// wrapper
module wrapper #(
    parameter DATA_WIDTH = 32,
    parameter ADDR_WIDTH = 8,
    parameter RESP_WIDTH = 3
)
(
    input s3_axi_aclk,
    input s3_axi_aresetn,
    input [ADDR_WIDTH-1:0] s3_axi_awaddr,
    input s3_axi_awvalid,
    output wire s3_axi_awready,
    input [DATA_WIDTH-1:0] s3_axi_wdata,
    input [DATA_WIDTH/8:0] s3_axi_wstrb,
    input s3_axi_wvalid,
    output wire s3_axi_wready,
    output wire [RESP_WIDTH - 1:0] s3_axi_bresp,
    output wire s3_axi_bvalid,
    input s3_axi_bready,
    input [ADDR_WIDTH-1:0] s3_axi_araddr,
    input s3_axi_arvalid,
    output wire s3_axi_arready,
    output wire [DATA_WIDTH-1:0] s3_axi_rdata,
    output wire [RESP_WIDTH - 1:0] s3_axi_rresp,
    output wire s3_axi_rvalid,
    input s3_axi_rready
);
Size: about 650 flip-flops, roughly 100 I/O pins, roughly 58000 um^2 of cells after synthesis.
==> flow/config.mk <==
export PLATFORM = sky130hd
export DESIGN_NAME = wrapper
export DESIGN_NICKNAME = wrapper
export VERILOG_FILES = /design/flow/design.v
export SDC_FILE = /design/flow/constraint.sdc
export NUM_CORES = 4
export LEC_CHECK = 0
export ABC_AREA = 0
export CAP_MARGIN = 20
export CORE_MARGIN = 2
export CORE_UTILIZATION = 71
export CTS_CLUSTER_DIAMETER = 193
export CTS_CLUSTER_SIZE = 21
export GPL_TIMING_DRIVEN = 1
export MAX_ROUTING_LAYER = met5
export PLACE_DENSITY_LB_ADDON = 0.05
export SETUP_SLACK_MARGIN = 0.88
export SLEW_MARGIN = 20
==> flow/constraint.sdc <==
create_clock -name core_clock -period 8.31 [get_ports {s3_axi_aclk}]
set_input_delay 1.6620 -clock core_clock [delete_from_list [all_inputs] [get_ports {s3_axi_aclk}]]
set_output_delay 1.6620 -clock core_clock [all_outputs]
set_load 0.01 [all_outputs]
run.sh (not shown) runs the stock make flow with config.mk's settings and CLKGATE_MAP_FILE=.
The starting point passed the timing, design-rule and antenna checks.
Then changed:
Settings changed: ABC_AREA 0 to unset, CORE_UTILIZATION 71 to 40, CTS_CLUSTER_DIAMETER 193 to unset, CTS_CLUSTER_SIZE 21 to unset, GPL_TIMING_DRIVEN 1 to unset, MAX_ROUTING_LAYER met5 to unset, PLACE_DENSITY_LB_ADDON 0.05 to unset, SETUP_SLACK_MARGIN 0.88 to unset.
Clock period 8.31 ns to 10.0 ns, I/O delays scaled along.
After rerunning: The new run finished with timing, DRC and antenna clean; clock skew decreases by 0.041 ns; worst setup slack gains 0.56 ns; core utilization decreases by 36 points; maximum frequency decreases by about 12%; count of clock-buffer cells in the layout increases by 59; wire length decreases by 2.7%.
Then changed:
Settings changed: ABC_AREA set to 0, CORE_UTILIZATION 40 to 66, SETUP_SLACK_MARGIN set to -0.5, TNS_END_PERCENT set to 5.
Clock period 10.0 ns to 6.2 ns, I/O delays scaled along.
Outcome: This time the run ran to the end with violations: negative setup slack. Clock skew climbs by 0.034 ns. Routed wire length climbs by 6.1%. Die size decreases by 39%. Area after synthesis stays the same. Sequential power rose by 61%. Sequential cell count stays the same. Register-to-register slack got worse by 2.6 ns. Fmax came out higher by 15%.


wrapper again, from the RTL that the note above started with.
==> flow/config.mk <==
export PLATFORM = sky130hd
export DESIGN_NAME = wrapper
export DESIGN_NICKNAME = wrapper
export VERILOG_FILES = /design/flow/design.v
export SDC_FILE = /design/flow/constraint.sdc
export NUM_CORES = 4
export LEC_CHECK = 0
export ABC_AREA = 1
export CAP_MARGIN = 20
export CORE_MARGIN = 2
export CORE_UTILIZATION = 66
export SETUP_SLACK_MARGIN = -0.5
export SLEW_MARGIN = 20
==> flow/constraint.sdc <==
create_clock -name core_clock -period 7.45 [get_ports {s3_axi_aclk}]
set_input_delay 1.4900 -clock core_clock [delete_from_list [all_inputs] [get_ports {s3_axi_aclk}]]
set_output_delay 1.4900 -clock core_clock [all_outputs]
set_load 0.01 [all_outputs]
The baseline completed, yet does not pass: negative setup slack.
==> next run, changes <==
- ABC_AREA: 1 -> unset
- CORE_UTILIZATION: 66 -> 40
- CTS_CLUSTER_DIAMETER: unset -> 236
- SETUP_SLACK_MARGIN: -0.5 -> unset
- TNS_END_PERCENT: unset -> 45
- clock period: 7.45 -> 10.0 ns (I/O delays scaled with it)
- With this change the flow finished with timing, DRC and antenna clean
- maximum frequency falls by about 18%
- synthesized area falls by about 3.3%
- register-to-register slack improved by 0.91 ns
- sequential share of layout area rises by 1.1 points
- design area falls by about 5%
- critical path depth falls by 5
==> next run, changes <==
- CORE_UTILIZATION: 40 -> 72
- CTS_CLUSTER_DIAMETER: 236 -> unset
- CTS_CLUSTER_SIZE: unset -> 72
- PLACE_DENSITY_LB_ADDON: unset -> 0.0
- TNS_END_PERCENT: 45 -> unset
- clock period: 10.0 -> 7.41 ns (I/O delays scaled with it)
Effect: Now the flow ran to the end with violations: negative setup slack; register-to-register slack is worse by 1.7 ns; maximum frequency rose by 10%; cell count fell by 5.3%; via count rose by 12%; worst setup slack is worse by 1.7 ns; flip-flop count does not change; design area rose by 8.3%.
==> next run, changes <==
- CORE_UTILIZATION: 72 -> 13
- CTS_CLUSTER_SIZE: 72 -> unset
- PLACE_DENSITY_LB_ADDON: 0.0 -> unset
- clock period: 7.41 -> 10.0 ns (I/O delays scaled with it)
Effect: This time the run completed with no timing, DRC or antenna violations; power is lower by 24%; cell count is higher by 56%; sequential share of layout area stays flat; die size is higher to 5.5 times its value; synthesized cell count stays the same; final area is about the same; routed wire length is lower by about 5%; count of clock-buffer cells in the layout is higher by 2.


Starting RTL as in the previous note.
make LEC_CHECK=0 CAP_MARGIN=20 CORE_MARGIN=2 CORE_UTILIZATION=72 CTS_CLUSTER_DIAMETER=335 CTS_CLUSTER_SIZE=15 PLACE_DENSITY_LB_ADDON=0.0 SETUP_SLACK_MARGIN=-0.39 SLEW_MARGIN=20 finish   # period 7.17 ns
The starting point finished but failed the layout checks on setup timing.
Edit:
- CTS_CLUSTER_DIAMETER: 335 -> unset
- CTS_CLUSTER_SIZE: 15 -> unset
- SETUP_SLACK_MARGIN: -0.39 -> unset
- clock period: 7.17 -> 7.62 ns (I/O delays scaled with it)
The new run completed and failed the layout checks on setup timing.
Cell count increases by 0.66%.
Power rises by 13%.
Via count is about the same.
Edit:
- CORE_UTILIZATION: 72 -> 40
- PLACE_DENSITY_LB_ADDON: 0.0 -> unset
- clock period: 7.62 -> 7.78 ns (I/O delays scaled with it)
Outcome:
- The new run completed and failed the layout checks on setup timing
- count of clock-buffer cells in the layout increases by 2
- synthesized cell count is unchanged
- via count decreases by a few percent
- global-route usage decreases by 17 points
- utilization decreases by 36 points
- routed wire length decreases by a few percent
- worst hold slack improved by 0.0044 ns
- worst setup slack improved by 0.27 ns
- final cell count increases by roughly a tenth
- non-clock buffer count increases by 41
- cell area increases slightly
Edit:
- clock period: 7.78 -> 9.39 ns (I/O delays scaled with it)
With this change the flow went through all stages and came out clean.
Clock power falls by 13%.
Final area decreases by 6.3%.
Non-clock buffer count came out lower by 388.
Routed wire length goes down by about 2.6%.
Final cell count shrinks by 4.3%.
Power drops by 15%.
Sequential share of layout area grows by 1.3 points.
Maximum frequency falls by about 10%.
Worst hold slack barely changes.


T:
wrapper again, from the RTL that the note above started with.
// wrapper
module wrapper #(
    parameter DATA_WIDTH = 32,
    parameter ADDR_WIDTH = 8,
    parameter RESP_WIDTH = 3
)
(
    input s3_axi_aclk,
    input s3_axi_aresetn,
    input [ADDR_WIDTH-1:0] s3_axi_awaddr,
    input s3_axi_awvalid,
    output wire s3_axi_awready,
    input [DATA_WIDTH-1:0] s3_axi_wdata,
    input [DATA_WIDTH/8:0] s3_axi_wstrb,
    input s3_axi_wvalid,
    output wire s3_axi_wready,
    output wire [RESP_WIDTH - 1:0] s3_axi_bresp,
    output wire s3_axi_bvalid,
    input s3_axi_bready,
    input [ADDR_WIDTH-1:0] s3_axi_araddr,
    input s3_axi_arvalid,
    output wire s3_axi_arready,
    output wire [DATA_WIDTH-1:0] s3_axi_rdata,
    output wire [RESP_WIDTH - 1:0] s3_axi_rresp,
    output wire s3_axi_rvalid,
    input s3_axi_rready
);
Settings: LEC_CHECK=0, CAP_MARGIN=20, CORE_MARGIN=2, CORE_UTILIZATION=59, SLEW_MARGIN=20; clock period 5.22 ns.
The layout from T, despite a flow that completed every stage, fails the layout checks, with the failing checks listed as setup timing.
Inputs modified between T and P:
Settings: CORE_UTILIZATION now 72, was 59; CTS_CLUSTER_SIZE now 57, previously not set; PLACE_DENSITY_LB_ADDON now 0.0, previously not set; the clock period (ns, I/O delays scaled along) now 7.52, was 5.22.
==> results <==
Cell with the largest stage delay on the worst path: sky130_fd_sc_hd__fa_2 -> T, sky130_fd_sc_hd__fa_1 -> P. Compared with T, P shows a met2 wire length that is about 1% lower. Number of antenna violations at the first check in global routing in P is 2 lower than in T. Between P and T, it is P whose register share of total power is higher, by 1.7 points. Die area | P < T. Summary — proportion of cell area occupied by registers, P relative to T: higher, by 0.76 points. P: all stages done; final checks FAILED (setup timing). Signed area change from the synthesized netlist to the final layout (lower): P.


Starting RTL as in the previous note.
Settings: LEC_CHECK=0, CAP_MARGIN=20, CORE_MARGIN=2, CORE_UTILIZATION=72, CTS_CLUSTER_DIAMETER=28, MAX_ROUTING_LAYER=met4, SETUP_SLACK_MARGIN=1.25, SLEW_MARGIN=20; clock period 8.68 ns.
Rerun with:
--- a/flow/config.mk
+++ b/flow/config.mk
@@ -11,3 +11 @@
-export CTS_CLUSTER_DIAMETER = 28
-export MAX_ROUTING_LAYER = met4
-export SETUP_SLACK_MARGIN = 1.25
+export PLACE_DENSITY_LB_ADDON = 0.0
==> flow/constraint.sdc (replaced) <==
create_clock -name core_clock -period 7.71 [get_ports {s3_axi_aclk}]
set_input_delay 1.5420 -clock core_clock [delete_from_list [all_inputs] [get_ports {s3_axi_aclk}]]
set_output_delay 1.5420 -clock core_clock [all_outputs]
set_load 0.01 [all_outputs]
The new run ran to the end with violations: setup timing.
Setup slack degrades by 0.88 ns.
Register-to-register slack degrades by 0.88 ns.
Cell area came out lower by 1.4%.
Wire length decreases by about 7%.
Count of clock-buffer cells in the layout is lower by 49.
Rerun with:
--- a/flow/config.mk
+++ b/flow/config.mk
@@ -10,2 +10 @@
-export CORE_UTILIZATION = 72
-export PLACE_DENSITY_LB_ADDON = 0.0
+export CORE_UTILIZATION = 61
==> flow/constraint.sdc (replaced) <==
create_clock -name core_clock -period 7.3 [get_ports {s3_axi_aclk}]
set_input_delay 1.4600 -clock core_clock [delete_from_list [all_inputs] [get_ports {s3_axi_aclk}]]
set_output_delay 1.4600 -clock core_clock [all_outputs]
set_load 0.01 [all_outputs]
What happened: The new run ran to the end with violations: setup timing. Global-route usage fell by 6.1 points. Worst hold slack loses 0.0083 ns. Sequential power rose by about 5%. Setup slack loses 0.41 ns. Design area rose by 3.4%.
Rerun with:
--- a/flow/config.mk
+++ b/flow/config.mk
@@ -10 +10,2 @@
-export CORE_UTILIZATION = 61
+export CORE_UTILIZATION = 66
+export SETUP_SLACK_MARGIN = 1.25
==> flow/constraint.sdc (replaced) <==
create_clock -name core_clock -period 8.68 [get_ports {s3_axi_aclk}]
set_input_delay 1.7360 -clock core_clock [delete_from_list [all_inputs] [get_ports {s3_axi_aclk}]]
set_output_delay 1.7360 -clock core_clock [all_outputs]
set_load 0.01 [all_outputs]
This time the run passed the timing, design-rule and antenna checks.
Sequential power falls by 16%.
Routed wire length rises by 6.6%.
Register-to-register slack gains 1.3 ns.
Rerun with:
--- a/flow/config.mk
+++ b/flow/config.mk
@@ -11 +10,0 @@
-export SETUP_SLACK_MARGIN = 1.25
==> flow/constraint.sdc (replaced) <==
create_clock -name core_clock -period 7.52 [get_ports {s3_axi_aclk}]
set_input_delay 1.5040 -clock core_clock [delete_from_list [all_inputs] [get_ports {s3_axi_aclk}]]
set_output_delay 1.5040 -clock core_clock [all_outputs]
set_load 0.01 [all_outputs]
Result: The new run finished but failed the layout checks on setup timing; sequential power went up by 16%; setup slack degrades by 0.97 ns; via count rose by 0.63%; cell area goes up by 1.9%.


Starting RTL as in the previous note.
==> flow/config.mk <==
export PLATFORM = sky130hd
export DESIGN_NAME = wrapper
export DESIGN_NICKNAME = wrapper
export VERILOG_FILES = /design/flow/design.v
export SDC_FILE = /design/flow/constraint.sdc
export NUM_CORES = 4
export LEC_CHECK = 0
export CAP_MARGIN = 5
export CORE_MARGIN = 2
export CORE_UTILIZATION = 72
export CTS_CLUSTER_SIZE = 57
export MAX_ROUTING_LAYER = met4
export PLACE_DENSITY_LB_ADDON = 0.0
export SETUP_SLACK_MARGIN = 1.9
export SLEW_MARGIN = 20
==> flow/constraint.sdc <==
create_clock -name core_clock -period 6.5 [get_ports {s3_axi_aclk}]
set_input_delay 1.3000 -clock core_clock [delete_from_list [all_inputs] [get_ports {s3_axi_aclk}]]
set_output_delay 1.3000 -clock core_clock [all_outputs]
set_load 0.01 [all_outputs]
The first run completed and failed the layout checks on negative setup slack.
Then changed:
Settings changed: CAP_MARGIN 5 to 20, CTS_CLUSTER_SIZE 57 to 59, SETUP_SLACK_MARGIN 1.9 to 2.18.
Clock period 6.5 ns to 7.62 ns, I/O delays scaled along.
The changed run finished with negative setup slack left. Design area came out lower by 2.6%. Combinational power came out lower by 17%. Clock power came out lower by 14%. Final cell count came out lower by 1.8%.
Then changed:
Settings changed: CTS_CLUSTER_SIZE 59 to 74, SETUP_SLACK_MARGIN 2.18 to 2.22.
Clock period 7.62 ns to 7.71 ns, I/O delays scaled along.
The new run finished but failed the layout checks on negative setup slack.
Setup slack is better by 0.21 ns.
Clock power hardly moves.
First-iteration DRC count falls by 2.2%.
Via count hardly moves.
Clock-buffer cell count does not change.
Wire length increases by 0.59%.
Combinational power hardly moves.
Final area hardly moves.
Area after synthesis stays the same.


maple:
Starting RTL as in the previous note.
Settings: LEC_CHECK=0, CAP_MARGIN=20, CELL_PAD_IN_SITES_GLOBAL_PLACEMENT=1, CORE_MARGIN=2, CORE_UTILIZATION=40, CTS_CLUSTER_DIAMETER=53, GPL_ROUTABILITY_DRIVEN=0, SLEW_MARGIN=10; clock period 12.7 ns.
maple finished end to end and its layout was clean on timing, DRC and antenna.
Modified inputs, pepper compared to maple
# maple
export LEC_CHECK = 0
export CAP_MARGIN = 20
export CELL_PAD_IN_SITES_GLOBAL_PLACEMENT = 1
export CORE_MARGIN = 2
export CORE_UTILIZATION = 40
export CTS_CLUSTER_DIAMETER = 53
export GPL_ROUTABILITY_DRIVEN = 0
export SLEW_MARGIN = 10
create_clock -name core_clock -period 12.7 [get_ports {s3_axi_aclk}]
# pepper
export LEC_CHECK = 0
export CAP_MARGIN = 40
export CELL_PAD_IN_SITES_DETAIL_PLACEMENT = 1
export CELL_PAD_IN_SITES_GLOBAL_PLACEMENT = 0
export CORE_MARGIN = 10
export CORE_UTILIZATION = 40
export CTS_CLUSTER_DIAMETER = 53
export CTS_CLUSTER_SIZE = 57
export GPL_ROUTABILITY_DRIVEN = 0
export PLACE_DENSITY_LB_ADDON = 0.14
export SLEW_MARGIN = 10
create_clock -name core_clock -period 12.7 [get_ports {s3_axi_aclk}]
Results
- pepper ran to completion and came out clean on the timing, design-rule and antenna checks.
- Between pepper and maple, it is pepper whose synthesis-to-layout area growth is lower, by 0.83 points.
- Run comparison: pepper cell with the largest stage delay on the worst path sky130_fd_sc_hd__dfxtp_2; maple cell with the largest stage delay on the worst path sky130_fd_sc_hd__dfxtp_1
- In the final design statistics, pepper uses fewer standard cells in total than maple.
- Of pepper and maple, the lower clock network fraction of design power belongs to pepper.
- pepper consumes less power than maple does.
- Going from maple to pepper, met2 routed wirelength grew slightly.
- Higher instance area at placement goes to pepper over maple.
- A critical path launch point of multiplier_instiate.operandA[29]$_SDFFE_PN0P_ is what maple shows, while multiplier_instiate.operandB[8]$_SDFFE_PN0P_ belongs to pepper.
- Per the comparison of pepper with maple, number of CTS-inserted buffers down 37%; count of filler cells inserted in the layout went up by about 15%; post-synthesis xor/xnor area fraction held.
#### Input delta (amber over pepper)
# pepper
export LEC_CHECK = 0
export CAP_MARGIN = 40
export CELL_PAD_IN_SITES_DETAIL_PLACEMENT = 1
export CELL_PAD_IN_SITES_GLOBAL_PLACEMENT = 0
export CORE_MARGIN = 10
export CORE_UTILIZATION = 40
export CTS_CLUSTER_DIAMETER = 53
export CTS_CLUSTER_SIZE = 57
export GPL_ROUTABILITY_DRIVEN = 0
export PLACE_DENSITY_LB_ADDON = 0.14
export SLEW_MARGIN = 10
create_clock -name core_clock -period 12.7 [get_ports {s3_axi_aclk}]
# amber
export LEC_CHECK = 0
export CAP_MARGIN = 5
export CORE_MARGIN = 2
export CORE_UTILIZATION = 72
export CTS_CLUSTER_SIZE = 57
export PLACE_DENSITY_LB_ADDON = 0.0
export SETUP_SLACK_MARGIN = -0.49
export SLEW_MARGIN = 20
create_clock -name core_clock -period 6.5 [get_ports {s3_axi_aclk}]
--- outcome ---
- amber: complete, dirty (setup timing)
- The placed instance area in amber is 1.05 times that in pepper.
- Area added between synthesis and finish was lower in pepper than in amber.
- Taking pepper as the reference, in amber wire length after detailed routing higher; total internal power higher.
- Worst setup slack after layout, amber and pepper: higher on pepper
No activity file was given, so power comes from the tool's default toggle rates.
